==> 09-21 <==
// adaptive_pe
module adaptive_pe #(
    parameter integer MAX_WIDTH = 64,
    parameter integer MAX_ACC_WIDTH = 20   
)(
    input  wire                         clk,
    input  wire                         reset,
    input  wire                         ce,
    input  wire                         accumulate,
    input  wire                         test_mode,
    input  wire [2:0]                   precision_mode,
    input  wire [MAX_WIDTH-1:0]         weight_in,
    input  wire [MAX_WIDTH-1:0]         activation_in,
    input  wire [MAX_WIDTH-1:0]         mask_in,
    output reg  [MAX_ACC_WIDTH-1:0]     accumulated_sum,
    output wire                         clock_gated,
    output wire                         computation_skipped,
    output wire [2:0]                   active_precision   
);
clock: 8.44 ns
lec_check: 0
abc_area: 1
cap_margin: 10
core_margin: 7
core_utilization: 22
cts_cluster_diameter: 241
gpl_routability_driven: 0
gpl_timing_driven: 0
hold_slack_margin: 0.04
max_routing_layer: met5
place_density_lb_addon: 0.25
slew_margin: 20
tns_end_percent: 90
run.sh (not shown) runs the stock make flow with config.mk's settings and CLKGATE_MAP_FILE=.
==> 12-05 (differences from 09-21) <==
- ABC_AREA: 1 -> unset
- CAP_MARGIN: 10 -> 20
- CORE_MARGIN: 7 -> 2
- CORE_UTILIZATION: 22 -> 15
- CTS_CLUSTER_DIAMETER: 241 -> unset
- GPL_ROUTABILITY_DRIVEN: 0 -> unset
- GPL_TIMING_DRIVEN: 0 -> unset
- HOLD_SLACK_MARGIN: 0.04 -> unset
- MAX_ROUTING_LAYER: met5 -> unset
- PLACE_DENSITY_LB_ADDON: 0.25 -> unset
- TNS_END_PERCENT: 90 -> unset
==> flow/constraint.sdc (replaced) <==
create_clock -name core_clock -period 13.3 [get_ports {clk}]
set_input_delay 2.6600 -clock core_clock [delete_from_list [all_inputs] [get_ports {clk}]]
set_output_delay 2.6600 -clock core_clock [all_outputs]
set_load 0.01 [all_outputs]
==> 03-08 (differences from 09-21) <==
- ABC_AREA: 1 -> unset
- CAP_MARGIN: 10 -> 20
- CORE_MARGIN: 7 -> 2
- CORE_UTILIZATION: 22 -> 72
- CTS_CLUSTER_DIAMETER: 241 -> unset
- CTS_CLUSTER_SIZE: unset -> 34
- GPL_ROUTABILITY_DRIVEN: 0 -> unset
- GPL_TIMING_DRIVEN: 0 -> unset
- HOLD_SLACK_MARGIN: 0.04 -> unset
- MAX_ROUTING_LAYER: met5 -> unset
- PLACE_DENSITY_LB_ADDON: 0.25 -> unset
- TNS_END_PERCENT: 90 -> unset
==> flow/constraint.sdc (replaced) <==
create_clock -name core_clock -period 11.5 [get_ports {clk}]
set_input_delay 2.3000 -clock core_clock [delete_from_list [all_inputs] [get_ports {clk}]]
set_output_delay 2.3000 -clock core_clock [all_outputs]
set_load 0.01 [all_outputs]
==> results_dict.tcl <==
# yosys + openroad results
set metrics [dict create \
    wl_met2_mm 79.8 \
    min_from "accumulated_sum[3]" \
    met3_usage 0.0209 \
    outcome "no timing/DRC/antenna violations" \
    period_needed_ns 12.77 \
]
Source of the figures above: 12-05

==> results_dict.tcl <==
# yosys + openroad results
set metrics [dict create \
    outcome "finished with violations" \
    min_from "accumulated_sum[0]" \
    final.setup.worst_slack_ns -1.60 \
    so_faults "negative setup slack" \
    setup_viol 19 \
    met3_usage 0.0169 \
]
Source of the figures above: 09-21

==> results_dict.tcl <==
# collected from the flow reports
set metrics [dict create \
    outcome "aborted with a tool error" \
    lastStage "global routing" \
    tool.error "[ERROR GRT-0232] Routing congestion too high. Check the congestion heatmap in the GUI." \
    use_met2 0.900 \
    fp-row-count 79 \
    met1_usage 0.720 \
    io_buffers 224 \
    synth_area_per_cell_um2 9.82 \
    fp.dieH_um 222 \
]
Source of the figures above: 03-08


* * *

==> v14 <==
Starting RTL as in the previous note.
export LEC_CHECK = 0
export CAP_MARGIN = 40
export CORE_MARGIN = 2
export CORE_UTILIZATION = 72
export CTS_CLUSTER_DIAMETER = 276
export CTS_CLUSTER_SIZE = 100
export HOLD_SLACK_MARGIN = 0.24
export PLACE_DENSITY = 0.79
export SLEW_MARGIN = 20
export TNS_END_PERCENT = 5
create_clock -name core_clock -period 13.0 [get_ports {clk}]
==> v21: changes against v14 <==
CAP_MARGIN = 20   (was 40)
CORE_UTILIZATION = 40   (was 72)
CTS_CLUSTER_DIAMETER = unset   (was 276)
CTS_CLUSTER_SIZE = unset   (was 100)
HOLD_SLACK_MARGIN = unset   (was 0.24)
PLACE_DENSITY = unset   (was 0.79)
TNS_END_PERCENT = unset   (was 5)
==> flow/constraint.sdc (replaced) <==
create_clock -name core_clock -period 12.8 [get_ports {clk}]
set_input_delay 2.5600 -clock core_clock [delete_from_list [all_inputs] [get_ports {clk}]]
set_output_delay 2.5600 -clock core_clock [all_outputs]
set_load 0.01 [all_outputs]
==> v2: changes against v14 <==
ABC_AREA = 1   (was unset)
CAP_MARGIN = 20   (was 40)
CORE_ASPECT_RATIO = 1.43   (was unset)
CTS_CLUSTER_DIAMETER = unset   (was 276)
CTS_CLUSTER_SIZE = 99   (was 100)
HOLD_SLACK_MARGIN = unset   (was 0.24)
PLACE_DENSITY = unset   (was 0.79)
TNS_END_PERCENT = unset   (was 5)
==> flow/constraint.sdc (replaced) <==
create_clock -name core_clock -period 4.43 [get_ports {clk}]
set_input_delay 0.8860 -clock core_clock [delete_from_list [all_inputs] [get_ports {clk}]]
set_output_delay 0.8860 -clock core_clock [all_outputs]
set_load 0.01 [all_outputs]
==> results <==
item	v14	v21	v2
Drt wl/cell	29.3 um	28.1 um	-
Hold/Removal Path Class	reg -> reg	reg -> reg	-
Filler instances	2900	8265	-
Post-synthesis chip area from yosys	34300 um^2	34300 um^2	35900 um^2
Final max-slew violation count	0	0	-
Mux area share	0.0292%	0.0292%	0%
Non-Clock Buffer Area Fraction	8.02%	9.99%	-
Logic area	29400 um^2	29400 um^2	-
Width of the chip	222 um	297 um	191 um
Effective utilization at floorplan	73.3%	40.3%	72.9%
Clock transition at the registers of the reported paths	0.06 ns	0.06 ns	-
Final core utilization	81.5%	46.7%	-
Overall die area	49400 um^2	88000 um^2	51600 um^2
Final Net Count	5412	5525	-
Most common cell on crit path	fa_1	fa_1	-
Kind of critical path	in -> reg	in -> reg	-
Setup slack on the worst flop-to-flop path	10.04 ns	9.95 ns	-
Layout Cells excl Fill	4407	5057	-
Result of the run	no timing/DRC/antenna violations	no timing/DRC/antenna violations	aborted with a tool error
Last stage reached	-	-	global routing
Capture endpoint of the worst hold path	accumulated_sum[4]	accumulated_sum[18]	-
Number of combinational gates with multiple inputs	2298	2298	-

* * *

==> job 4201: inputs <==
adaptive_pe again, from the RTL that the note above started with.
Settings: LEC_CHECK=0, CAP_MARGIN=20, CORE_MARGIN=2, CORE_UTILIZATION=71, CTS_CLUSTER_DIAMETER=227, CTS_CLUSTER_SIZE=75, MAX_ROUTING_LAYER=met4, PLACE_DENSITY_LB_ADDON=0.01, SETUP_SLACK_MARGIN=2.09, SLEW_MARGIN=20; clock period 8.38 ns.
==> inputs of job 2778, as changes to job 4201 <==
==> flow/config.mk (replaced) <==
export PLATFORM = sky130hd
export DESIGN_NAME = adaptive_pe
export DESIGN_NICKNAME = adaptive_pe
export VERILOG_FILES = /design/flow/design.v
export SDC_FILE = /design/flow/constraint.sdc
export NUM_CORES = 4
export LEC_CHECK = 0
export CAP_MARGIN = 20
export CORE_MARGIN = 2
export CORE_UTILIZATION = 40
export CTS_CLUSTER_DIAMETER = 350
export SLEW_MARGIN = 20
export TNS_END_PERCENT = 25
==> flow/constraint.sdc (replaced) <==
create_clock -name core_clock -period 13.0 [get_ports {clk}]
set_input_delay 2.6000 -clock core_clock [delete_from_list [all_inputs] [get_ports {clk}]]
set_output_delay 2.6000 -clock core_clock [all_outputs]
set_load 0.01 [all_outputs]
==> inputs of job 8977, as changes to job 4201 <==
==> flow/config.mk (replaced) <==
export PLATFORM = sky130hd
export DESIGN_NAME = adaptive_pe
export DESIGN_NICKNAME = adaptive_pe
export VERILOG_FILES = /design/flow/design.v
export SDC_FILE = /design/flow/constraint.sdc
export NUM_CORES = 4
export LEC_CHECK = 0
export CAP_MARGIN = 20
export CORE_MARGIN = 2
export CORE_UTILIZATION = 69
export CTS_CLUSTER_DIAMETER = 200
export CTS_CLUSTER_SIZE = 94
export SLEW_MARGIN = 20
export TNS_END_PERCENT = 10
==> flow/constraint.sdc (replaced) <==
create_clock -name core_clock -period 8.53 [get_ports {clk}]
set_input_delay 1.7060 -clock core_clock [delete_from_list [all_inputs] [get_ports {clk}]]
set_output_delay 1.7060 -clock core_clock [all_outputs]
set_load 0.01 [all_outputs]
==> summary of the runs <==
- Job 4201 died in 5_1_grt. Job 2778 produced a clean layout. Job 8977 produced a layout that fails on negative setup slack.
- The lowest die area belongs to job 4201, the highest to job 2778.
- Against job 2778, the sequential share of layout area of job 8977 is lower by 0.096 points.
- In flip-flop count, job 2778 and job 8977 do not differ.
- Of job 8977 and job 2778, job 2778 has the higher clock-buffer cell count (gap 1).
- In job 8977 the cell count is smaller than in job 2778, by 0.34%.

* * *

==> inputs of branch maple <==
==> flow/design.v <==
`timescale 1ns / 1ps
module sparse_detector #(
    parameter WORD_SIZE = 64
)(
    input  wire [WORD_SIZE-1:0] data_in,
    output wire                 is_zero,     
    output wire                 is_sparse    
);
    assign is_zero = (data_in == {WORD_SIZE{1'b0}});
    function integer count_ones;
        input [WORD_SIZE-1:0] v;
        integer i, cnt;
        begin
            cnt = 0;
            for (i = 0; i < WORD_SIZE; i = i + 1)
                cnt = cnt + v[i];
            count_ones = cnt;
        end
    endfunction
    wire [6:0] ones_count = count_ones(data_in);
    assign is_sparse = (ones_count < (WORD_SIZE / 10));
endmodule
`timescale 1ns / 1ps
module adaptive_pe #(
    parameter integer MAX_WIDTH = 64,
    parameter integer MAX_ACC_WIDTH = 20   
)(
    input  wire                         clk,
    input  wire                         reset,
    input  wire                         ce,
    input  wire                         accumulate,
    input  wire                         test_mode,
    input  wire [2:0]                   precision_mode,
    input  wire [MAX_WIDTH-1:0]         weight_in,
    input  wire [MAX_WIDTH-1:0]         activation_in,
    input  wire [MAX_WIDTH-1:0]         mask_in,
    output reg  [MAX_ACC_WIDTH-1:0]     accumulated_sum,
    output wire                         clock_gated,
    output wire                         computation_skipped,
    output wire [2:0]                   active_precision   
);
    reg [6:0] active_bits;       
    reg [5:0] parallel_ops;      
    reg [8:0] max_value;         
    always @(*) begin
        case (precision_mode)
            3'b000: begin   
                active_bits = 7'd64;
                parallel_ops = 6'd64;
                max_value = 9'd1;
            end
            3'b001: begin   
                active_bits = 7'd64;
                parallel_ops = 6'd32;
                max_value = 9'd3;
            end
            3'b010: begin   
                active_bits = 7'd64;
                parallel_ops = 6'd16;
                max_value = 9'd15;
            end
            3'b011: begin   
                active_bits = 7'd64;
                parallel_ops = 6'd8;
                max_value = 9'd255;
            end
            default: begin   
                active_bits = 7'd64;
                parallel_ops = 6'd64;
                max_value = 9'd1;
            end
        endcase
    end
    assign active_precision = precision_mode;
    wire weight_is_zero, activation_is_zero;
    wire weight_is_sparse, activation_is_sparse;
    sparse_detector #(
        .WORD_SIZE(MAX_WIDTH)
    ) weight_detector (
        .data_in(weight_in),
        .is_zero(weight_is_zero),
        .is_sparse(weight_is_sparse)
    );
    sparse_detector #(
        .WORD_SIZE(MAX_WIDTH)
    ) activation_detector (
        .data_in(activation_in),
        .is_zero(activation_is_zero),
        .is_sparse(activation_is_sparse)
    );
    wire skip_compute = weight_is_zero || activation_is_zero;
    assign computation_skipped = skip_compute && ce;
    wire pe_enable = ce && !skip_compute;
    wire acc_enable = pe_enable || test_mode;
    assign clock_gated = !pe_enable;
    reg [MAX_ACC_WIDTH-1:0] compute_result;
    always @(*) begin
        case (precision_mode)
            3'b000: compute_result = compute_1bit();
            3'b001: compute_result = compute_2bit();
            3'b010: compute_result = compute_4bit();
            3'b011: compute_result = compute_8bit();
            default: compute_result = {MAX_ACC_WIDTH{1'b0}};
        endcase
    end
    function [MAX_ACC_WIDTH-1:0] compute_1bit;
        reg [MAX_WIDTH-1:0] xnor_result;
        integer i, count;
        begin
            xnor_result = ~(weight_in ^ activation_in) & mask_in;
            count = 0;
            for (i = 0; i < MAX_WIDTH; i = i + 1) begin
                count = count + xnor_result[i];
            end
            compute_1bit = count[MAX_ACC_WIDTH-1:0];
        end
    endfunction
    function [MAX_ACC_WIDTH-1:0] compute_2bit;
        integer i;
        reg [1:0] w, a;
        reg [3:0] product;
        integer sum;
        begin
            sum = 0;
            for (i = 0; i < 32; i = i + 1) begin
                w = weight_in[i*2 +: 2];
                a = activation_in[i*2 +: 2];
                product = w * a;   
                sum = sum + product;
            end
            compute_2bit = sum[MAX_ACC_WIDTH-1:0];
        end
    endfunction
    function [MAX_ACC_WIDTH-1:0] compute_4bit;
        integer i;
        reg [3:0] w, a;
        reg [7:0] product;
        integer sum;
        begin
            sum = 0;
            for (i = 0; i < 16; i = i + 1) begin
                w = weight_in[i*4 +: 4];
                a = activation_in[i*4 +: 4];
                product = w * a;   
                sum = sum + product;
            end
            compute_4bit = sum[MAX_ACC_WIDTH-1:0];
        end
    endfunction
    function [MAX_ACC_WIDTH-1:0] compute_8bit;
        integer i;
        reg [7:0] w, a;
        reg [15:0] product;
        integer sum;
        begin
            sum = 0;
            for (i = 0; i < 8; i = i + 1) begin
                w = weight_in[i*8 +: 8];
                a = activation_in[i*8 +: 8];
                product = w * a;   
                sum = sum + product;
            end
            compute_8bit = sum[MAX_ACC_WIDTH-1:0];
        end
    endfunction
    always @(posedge clk or posedge reset) begin
        if (reset) begin
            accumulated_sum <= {MAX_ACC_WIDTH{1'b0}};
        end else if (acc_enable) begin
            if (!accumulate) begin
                accumulated_sum <= {MAX_ACC_WIDTH{1'b0}};
            end else begin
                accumulated_sum <= accumulated_sum + compute_result;
            end
        end
    end
endmodule
==> flow/run.sh <==
#!/bin/bash
# the make line also repeats each setting of config.mk as NAME=value (left out here)
make -C /OpenROAD-flow-scripts/flow DESIGN_CONFIG=/design/flow/config.mk WORK_HOME=/design/flow/orfs CLKGATE_MAP_FILE= finish
==> flow/config.mk <==
export PLATFORM = sky130hd
export DESIGN_NAME = adaptive_pe
export DESIGN_NICKNAME = adaptive_pe
export VERILOG_FILES = /design/flow/design.v
export SDC_FILE = /design/flow/constraint.sdc
export NUM_CORES = 4
export LEC_CHECK = 0
export CAP_MARGIN = 20
export CORE_MARGIN = 2
export CORE_UTILIZATION = 71
export CTS_CLUSTER_DIAMETER = 241
export CTS_CLUSTER_SIZE = 62
export GPL_TIMING_DRIVEN = 1
export HOLD_SLACK_MARGIN = 0.28
export PLACE_DENSITY_LB_ADDON = 0.25
export SLEW_MARGIN = 20
export TNS_END_PERCENT = 100
==> flow/constraint.sdc <==
create_clock -name core_clock -period 12.2 [get_ports {clk}]
set_input_delay 2.4400 -clock core_clock [delete_from_list [all_inputs] [get_ports {clk}]]
set_output_delay 2.4400 -clock core_clock [all_outputs]
set_load 0.01 [all_outputs]
==> inputs of branch amber, as changes to branch maple <==
==> flow/config.mk (replaced) <==
export PLATFORM = sky130hd
export DESIGN_NAME = adaptive_pe
export DESIGN_NICKNAME = adaptive_pe
export VERILOG_FILES = /design/flow/design.v
export SDC_FILE = /design/flow/constraint.sdc
export NUM_CORES = 4
export LEC_CHECK = 0
export CAP_MARGIN = 20
export CORE_MARGIN = 2
export CORE_UTILIZATION = 72
export CTS_CLUSTER_SIZE = 41
export PLACE_DENSITY_LB_ADDON = 0.22
export SLEW_MARGIN = 20
export TNS_END_PERCENT = 5
==> flow/constraint.sdc (replaced) <==
create_clock -name core_clock -period 11.5 [get_ports {clk}]
set_input_delay 2.3000 -clock core_clock [delete_from_list [all_inputs] [get_ports {clk}]]
set_output_delay 2.3000 -clock core_clock [all_outputs]
set_load 0.01 [all_outputs]
==> inputs of branch cedar, as changes to branch maple <==
==> flow/config.mk (replaced) <==
export PLATFORM = sky130hd
export DESIGN_NAME = adaptive_pe
export DESIGN_NICKNAME = adaptive_pe
export VERILOG_FILES = /design/flow/design.v
export SDC_FILE = /design/flow/constraint.sdc
export NUM_CORES = 4
export LEC_CHECK = 0
export CAP_MARGIN = 20
export CORE_MARGIN = 2
export CORE_UTILIZATION = 40
export SLEW_MARGIN = 20
==> flow/constraint.sdc (replaced) <==
create_clock -name core_clock -period 13.0 [get_ports {clk}]
set_input_delay 2.6000 -clock core_clock [delete_from_list [all_inputs] [get_ports {clk}]]
set_output_delay 2.6000 -clock core_clock [all_outputs]
set_load 0.01 [all_outputs]
==> impl_metrics.yaml <==
# generated from flow reports
worst_setup_path:
  rrSetupSlack_ns: 10.17
  crit_cells: 36
  timing.critical_path.buf_inv: 6
clock_tree:
  cts_resized: 0
  post_cts.repair.setup_buffers: 0
floorplanning:
  dieHeight_microns: 297
status:
  status: "complete, no violations"
layout:
  clkbuf_count: 4
  flops: 20
final_timing:
  drv_slew: 0
  setup_viol: 0
drt:
  drt-initial-drc-count: 2308
  route.detailed.drc: 0
place:
  dp.cells: 5020
That was branch cedar.
==> impl_metrics.yaml <==
# generated from flow reports
status:
  status: "aborted with a tool error"
  flow.stopped_at: "5_1_grt"
  error: "[ERROR GRT-0116] Global routing finished with congestion. Check the congestion regions in the DRC Viewer."
clock_tree:
  root_buffer: "clkbuf_16"
  post_cts.repair.setup_buffers: 59
  cts_resized: 453
  htree_levels: 1
global_route:
  grt_busiest_layer: "met2"
floorplanning:
  die_area_sq_um: 49400
  dieHeight_microns: 222
synthesis:
  async_flop_share_pct: 100
  common_cells: "1154 x inv_1, 869 x fa_1, 546 x ha_1"
place:
  dp.cells: 4842
That was branch amber.
==> impl_metrics.yaml <==
# generated from flow reports
drt:
  drt-initial-drc-count: 4601
clock_tree:
  post_cts.repair.setup_buffers: 4
  cts_resized: 16
layout:
  clkbuf_count: 3
  flops: 20
status:
  check.faults: "setup timing"
  status: "finished with violations"
final_timing:
  layout_setup_ws_ns: -0.495
  setup_viol: 9
floorplanning:
  dieHeight_microns: 224
That was branch maple.
